## non_restoring_divider
module non_restoring_divider #(
    parameter DATA_WIDTH = 32
) (
    input  logic                    clk_i,
    input  logic                    clk_en_i,
    input  logic                    rst_n_i,
    input  logic [DATA_WIDTH - 1:0] dividend_i,
    input  logic [DATA_WIDTH - 1:0] divisor_i,
    input  logic                    data_valid_i,
    output logic [DATA_WIDTH - 1:0] quotient_o,
    output logic [DATA_WIDTH - 1:0] remainder_o,
    output logic                    divide_by_zero_o,
    output logic                    data_valid_o,
    output logic                    idle_o
);
clock: 4.58 ns
lec_check: 0
abc_area: 1
cap_margin: 20
core_margin: 2
core_utilization: 72
cts_cluster_diameter: 361
cts_cluster_size: 97
place_density_lb_addon: 0.0
setup_slack_margin: 1.3
slew_margin: 20
tns_end_percent: 10
run.sh (not shown) runs the stock make flow with config.mk's settings and CLKGATE_MAP_FILE=.
The baseline did not get past global routing, error DPL-0038.
Change:
Settings changed: CTS_CLUSTER_DIAMETER 361 to 280, PLACE_DENSITY_LB_ADDON 0.0 to unset, SETUP_SLACK_MARGIN 1.3 to unset.
Clock period 4.58 ns to 4.5 ns, I/O delays scaled along.
Result: This time the run went through all stages and came out clean. Synthesized cell count stays the same. Area after synthesis stays the same. Die area stays the same.
Change:
Settings changed: ABC_AREA 1 to unset, CTS_CLUSTER_DIAMETER 280 to 134, SETUP_SLACK_MARGIN set to 1.3.
Clock period 4.5 ns to 4.58 ns, I/O delays scaled along.
Effect:
- This time the run never finished: it broke off in global routing
- area after synthesis fell by 19%
- die size shrinks by 18%
- synthesized cell count decreases by 44%
Change:
Settings changed: CORE_UTILIZATION 72 to 58, CTS_CLUSTER_DIAMETER 134 to unset, CTS_CLUSTER_SIZE 97 to unset, SETUP_SLACK_MARGIN 1.3 to unset, TNS_END_PERCENT 10 to unset.
Clock period 4.58 ns to 4.19 ns, I/O delays scaled along.
The new run finished with negative setup slack left. Die area increases by 23%. Area after synthesis stays the same. Synthesized cell count is unchanged.

Starting RTL as in the previous note.
==> flow/design.v (excerpt) <==
module non_restoring_divider #(
    parameter DATA_WIDTH = 32
) (
    input  logic                    clk_i,
    input  logic                    clk_en_i,
    input  logic                    rst_n_i,
    input  logic [DATA_WIDTH - 1:0] dividend_i,
    input  logic [DATA_WIDTH - 1:0] divisor_i,
    input  logic                    data_valid_i,
    output logic [DATA_WIDTH - 1:0] quotient_o,
    output logic [DATA_WIDTH - 1:0] remainder_o,
    output logic                    divide_by_zero_o,
    output logic                    data_valid_o,
    output logic                    idle_o
);
    localparam COUNTER_WIDTH = $clog2(DATA_WIDTH);
    typedef enum logic [1:0] {IDLE, DIVIDE, RESTORE} fsm_state_t;
    typedef struct packed {
        logic                    rem_sign;
        logic [DATA_WIDTH - 1:0] remainder;
        logic [DATA_WIDTH - 1:0] quotient;
    } result_t;
    fsm_state_t state_CRT, state_NXT;
        always_ff @(posedge clk_i) begin : state_register
            if (!rst_n_i) begin
                state_CRT <= IDLE;
            end else if (clk_en_i) begin
                state_CRT <= state_NXT;
            end
  ...
make LEC_CHECK=0 CAP_MARGIN=0 CELL_PAD_IN_SITES_DETAIL_PLACEMENT=2 CELL_PAD_IN_SITES_GLOBAL_PLACEMENT=2 CORE_ASPECT_RATIO=1.17 CORE_MARGIN=5 CORE_UTILIZATION=52 CTS_CLUSTER_SIZE=70 GPL_ROUTABILITY_DRIVEN=0 GPL_TIMING_DRIVEN=0 MAX_ROUTING_LAYER=met4 MIN_ROUTING_LAYER=met2 PLACE_DENSITY=0.7 SETUP_SLACK_MARGIN=1.2 SLEW_MARGIN=10 finish   # period 5.21 ns
The starting point did not get past global placement.
Rerun with:
Settings changed: CAP_MARGIN 0 to 20, CELL_PAD_IN_SITES_DETAIL_PLACEMENT 2 to unset, CELL_PAD_IN_SITES_GLOBAL_PLACEMENT 2 to unset, CORE_ASPECT_RATIO 1.17 to unset, CORE_MARGIN 5 to 2, CTS_CLUSTER_SIZE 70 to unset, GPL_ROUTABILITY_DRIVEN 0 to unset, GPL_TIMING_DRIVEN 0 to unset, MAX_ROUTING_LAYER met4 to unset, MIN_ROUTING_LAYER met2 to unset, PLACE_DENSITY 0.7 to unset, SETUP_SLACK_MARGIN 1.2 to unset, SLEW_MARGIN 10 to 20.
Clock period 5.21 ns to 4.58 ns, I/O delays scaled along.
What happened: The new run produced a clean layout; area after synthesis is unchanged; die area fell by 8.5%; synthesized cell count does not change.
Rerun with:
Settings changed: CORE_UTILIZATION 52 to 68, CTS_CLUSTER_SIZE set to 36, HOLD_SLACK_MARGIN set to -0.04.
Clock period 4.58 ns to 4.19 ns, I/O delays scaled along.
Result: Now the flow completed and failed the layout checks on negative setup slack; setup slack loses 0.32 ns; utilization went up by 25 points; final cell count went up by 0.39%; synthesized area is unchanged.
Rerun with:
Settings changed: CORE_UTILIZATION 68 to 72, CTS_CLUSTER_DIAMETER set to 45, PLACE_DENSITY_LB_ADDON set to 0.25.
=>
- This time the run never finished: it broke off in global routing on DPL-0038
- synthesized area does not change
- die size drops by 5.4%
- synthesized cell count stays the same
Rerun with:
Settings changed: CORE_UTILIZATION 72 to 38, CTS_CLUSTER_DIAMETER 45 to unset, CTS_CLUSTER_SIZE 36 to 60, HOLD_SLACK_MARGIN -0.04 to unset, PLACE_DENSITY_LB_ADDON 0.25 to unset.
Clock period 4.19 ns to 6.0 ns, I/O delays scaled along.
The new run finished clean.
Die size increases by about 90%.
Synthesized area does not change.
Synthesized cell count does not change.
